== run 1 ==
Design top, start of the top module:
module top(
    input rst, clk,
    input [11:0] ar, ai, br, bi,
    output [23:0] Pi, Pr
);
make LEC_CHECK=0 ABC_AREA=1 CAP_MARGIN=20 CORE_MARGIN=2 CORE_UTILIZATION=69 CTS_CLUSTER_SIZE=96 PLACE_DENSITY=0.43 SLEW_MARGIN=20 TNS_END_PERCENT=10 finish   # period 4.06 ns
run.sh (not shown) runs the stock make flow with config.mk's settings and CLKGATE_MAP_FILE=.
Stage in which a tool error killed run 1: global routing (5_1_grt).
Input changes introduced in run 2 (baseline for comparison: run 1):
- PLACE_DENSITY no longer set, was 0.43
- CTS_CLUSTER_SIZE no longer set, was 96
- ABC_AREA no longer set, was 1
- CORE_UTILIZATION now 40, was 69
- TNS_END_PERCENT no longer set, was 10
- the clock period (ns, I/O delays scaled along) now 6.62, was 4.06
==> comparison <==
Run 2 ran to completion and came out clean on the timing, DRC and antenna checks. Comparing run 2 and run 1, the lower post-synthesis share of cell area spent on xor and xnor gates was measured on run 1. Core box area for run 2: about 60% up relative to run 1. Run 1 → run 2: area after synthesis now smaller; sequential share of the synthesized area saw an increase; overall die width +about 26%; number of distinct library cells after synthesis saw an increase.
Input-level comparison between run 3 and run 2:
- putting ABC_AREA at 1 where nothing was set
- putting CTS_CLUSTER_SIZE at 96 where nothing was set
- swapping 40 for 61 in CORE_UTILIZATION
- swapping 6.62 for 3.86 in the clock period (ns, I/O delays scaled along)
--- outcome ---
Cmp run 3 vs run 2: buffer and inverter count on the worst path higher in run 3
No crash in run 3: every stage finished, but the layout fails its final checks due to negative setup slack.
Non-clock buffer count, run 2 and run 3: higher on run 3
Final-layout worst hold slack: run 3 higher than run 2
Delta(register share of the cell area, run 3 - run 2) < 0
Well-tap cell count in run 3 is about 30% below run 2.
In terms of clock skew, run 3 and run 2 differ only marginally.
uut1.state[1] as the launching instance or port of the critical path was reported by run 3, and ar[4] by run 2.

* * *

Setup of oak:
Starting RTL as in the previous note.
Settings: LEC_CHECK=0, ABC_AREA=1, CAP_MARGIN=20, CORE_MARGIN=2, CORE_UTILIZATION=68, CTS_CLUSTER_SIZE=96, PLACE_DENSITY=0.36, SETUP_SLACK_MARGIN=-0.36, SLEW_MARGIN=20; clock period 3.86 ns.
Status oak: flow complete, layout not clean - negative setup slack
#### Input delta (pine over oak)
Settings: putting CTS_CLUSTER_DIAMETER at 390 where nothing was set; swapping 68 for 72 in CORE_UTILIZATION; swapping -0.36 for -0.38 in SETUP_SLACK_MARGIN; clearing PLACE_DENSITY, which used to be 0.36.
## What came out
pine: it failed during global routing, and the tool reported GRT-0116. Post-cts repair resize count: pine > oak. Diff oak -> pine: overall die width fell 2.7%; number of hold buffers added after CTS about even; count of different cell masters after synthesis about even; global placer's final weighted congestion about even; placed instance area fell 0.77%. pine: worst setup slack before clock tree synthesis lower than oak. NOTE: area of the die in pine falls short of that of oak.
Edits applied to the flow inputs when going from pine to birch:
Settings: removing CTS_CLUSTER_DIAMETER (formerly 390); changing CORE_UTILIZATION from 72 to 50; removing SETUP_SLACK_MARGIN (formerly -0.38); removing CTS_CLUSTER_SIZE (formerly 96); removing ABC_AREA (formerly 1); changing the clock period (ns, I/O delays scaled along) from 3.86 to 6.62.
==> comparison <==
Core utilization at floorplan (higher): pine. Detailed placer's ending HPWL is higher on pine. Summary — total of cells resized after clock tree synthesis, birch relative to pine: lower, by 190. For mapped cell area, dividing the value from birch by the value from pine gives 0.939. Die size (pine / birch): 0.75. On birch: simple-gate area share of the yosys netlist is 12 points lower than what pine gave. birch: flow completed, timing, DRC and antenna clean. pine has higher total cell area reported by yosys after synthesis than birch. Die height sits higher in birch than in pine. Portion of the post-synthesis area used by sequential elements, pine and birch, higher one = birch.

* * *

## tundra
top again, from the RTL that the note above started with.
Design top, start of the top module:
module top(
    input rst, clk,
    input [11:0] ar, ai, br, bi,
    output [23:0] Pi, Pr
);
    wire PP1_CE, PP2_CE, a_sel, b_sel, add, PI_CE, PR_CE;
    control_unit uut1(
        .clk(clk),
        .rst(rst),
        .a_sel(a_sel),
        .b_sel(b_sel),
        .PP1_CE(PP1_CE),
        .PP2_CE(PP2_CE),
        .add(add),
        .PR_CE(PR_CE),
        .PI_CE(PI_CE)
    );
    datapath uut2(
        .clk(clk),
        .rst(rst),
        .a_sel(a_sel),
        .b_sel(b_sel),
        .PP1_CE(PP1_CE),
        .PP2_CE(PP2_CE),
        .add(add),
        .PR_CE(PR_CE),
        .PI_CE(PI_CE),
        .ar(ar),
        .ai(ai),
        .br(br),
        .bi(bi),
        .Pr(Pr),
        .Pi(Pi)
    );
endmodule
export LEC_CHECK = 0
export ABC_AREA = 1
export CAP_MARGIN = 20
export CELL_PAD_IN_SITES_GLOBAL_PLACEMENT = 0
export CORE_MARGIN = 2
export CORE_UTILIZATION = 54
export CTS_CLUSTER_DIAMETER = 234
export CTS_CLUSTER_SIZE = 95
export PLACE_DENSITY_LB_ADDON = 0.05
export SETUP_SLACK_MARGIN = -0.31
export SLEW_MARGIN = 20
export TNS_END_PERCENT = 55
create_clock -name core_clock -period 5.28 [get_ports {clk}]
tundra had finished all stages when the layout checks came back failing, citing negative setup slack.
Here is what was changed in the inputs of cedar compared with tundra.
- SETUP_SLACK_MARGIN now 1.26, was -0.31
- MAX_ROUTING_LAYER now met4, previously not set
- CELL_PAD_IN_SITES_DETAIL_PLACEMENT now 2, previously not set
- GPL_ROUTABILITY_DRIVEN now 1, previously not set
- CAP_MARGIN now 40, was 20
- CELL_PAD_IN_SITES_GLOBAL_PLACEMENT now 2, was 0
- CORE_MARGIN now 6, was 2
- CTS_CLUSTER_DIAMETER now 380, was 234
- CORE_UTILIZATION now 70, was 54
- CTS_CLUSTER_SIZE no longer set, was 95
- GPL_TIMING_DRIVEN now 1, previously not set
- HOLD_SLACK_MARGIN now 0.28, previously not set
Findings:
For cedar, the flow was terminated by a tool error in global placement without I/O (3_1_place_gp_skip_io) and produced no final design.
STATUS run=tundra STAGES=ALL_DONE FINAL_CHECKS=FAILED CAUSE=negative setup slack
For post-synthesis register bit count, tundra and cedar come out practically identical.
Relative to tundra, core utilization before placement has gone up in cedar.
Cmp cedar and tundra / area of the core / lower: cedar
tundra -> cedar: synthesized-area fraction occupied by and/or/nand/nor cells flat
Number of placement rows (cedar vs. tundra) decreases by more than 10%
On die size, cedar does better than tundra.
Share of synthesized cell area in full adder, half adder and majority cells: cedar vs tundra identical
Yosys stat chip area came out exactly the same in cedar and tundra.
Going from tundra to cedar, die width shrank by a few percent.
What lagoon does differently from cedar at the input level:
- GPL_ROUTABILITY_DRIVEN removed (was 1)
- HOLD_SLACK_MARGIN removed (was 0.28)
- SETUP_SLACK_MARGIN changed from 1.26 to -0.23
- MAX_ROUTING_LAYER removed (was met4)
- CELL_PAD_IN_SITES_DETAIL_PLACEMENT removed (was 2)
- GPL_TIMING_DRIVEN removed (was 1)
- CAP_MARGIN changed from 40 to 20
- CTS_CLUSTER_DIAMETER removed (was 380)
- CORE_UTILIZATION changed from 70 to 17
- CELL_PAD_IN_SITES_GLOBAL_PLACEMENT changed from 2 to 0
Findings:
- Any difference in area share of xor/xnor cells in the synthesized design between cedar and lagoon is small enough to ignore.
- The number of rows created at floorplan of lagoon exceeds that of cedar by 110%.
- Y dimension of the die is lower on cedar
- Every stage of lagoon finished as expected; the final checks, on the other hand, flagged negative setup slack, which means the layout fails.
Setup changes, lagoon to harbor
- setting PLACE_DENSITY to 0.9 for the first time
- removing PLACE_DENSITY_LB_ADDON (formerly 0.05)
- changing CELL_PAD_IN_SITES_GLOBAL_PLACEMENT from 0 to 3
- changing CORE_MARGIN from 6 to 8
- changing SETUP_SLACK_MARGIN from -0.23 to -0.26
harbor had finished all stages when the layout checks came back failing, citing negative setup slack. Relative to lagoon, the mean number of vias per cell measured on harbor has increased slightly. harbor against lagoon; post-layout instance area is down slightly. STATUS number of DRC markers in iteration 0: harbor loses against lagoon. Looking at shortest period the worst path allows across both flows, harbor is the weaker of the two, with lagoon ahead. When harbor is measured against lagoon, its count of TritonRoute iterations in the first routing pass turns out 2 higher. Between harbor and lagoon, the final cell count figures differ only marginally. After detailed routing, lagoon needs more wire than harbor. Relative to lagoon, detail-routed net length per standard cell has gone down in harbor. The higher met2 demand-to-capacity share in global routing of harbor and lagoon is in lagoon.
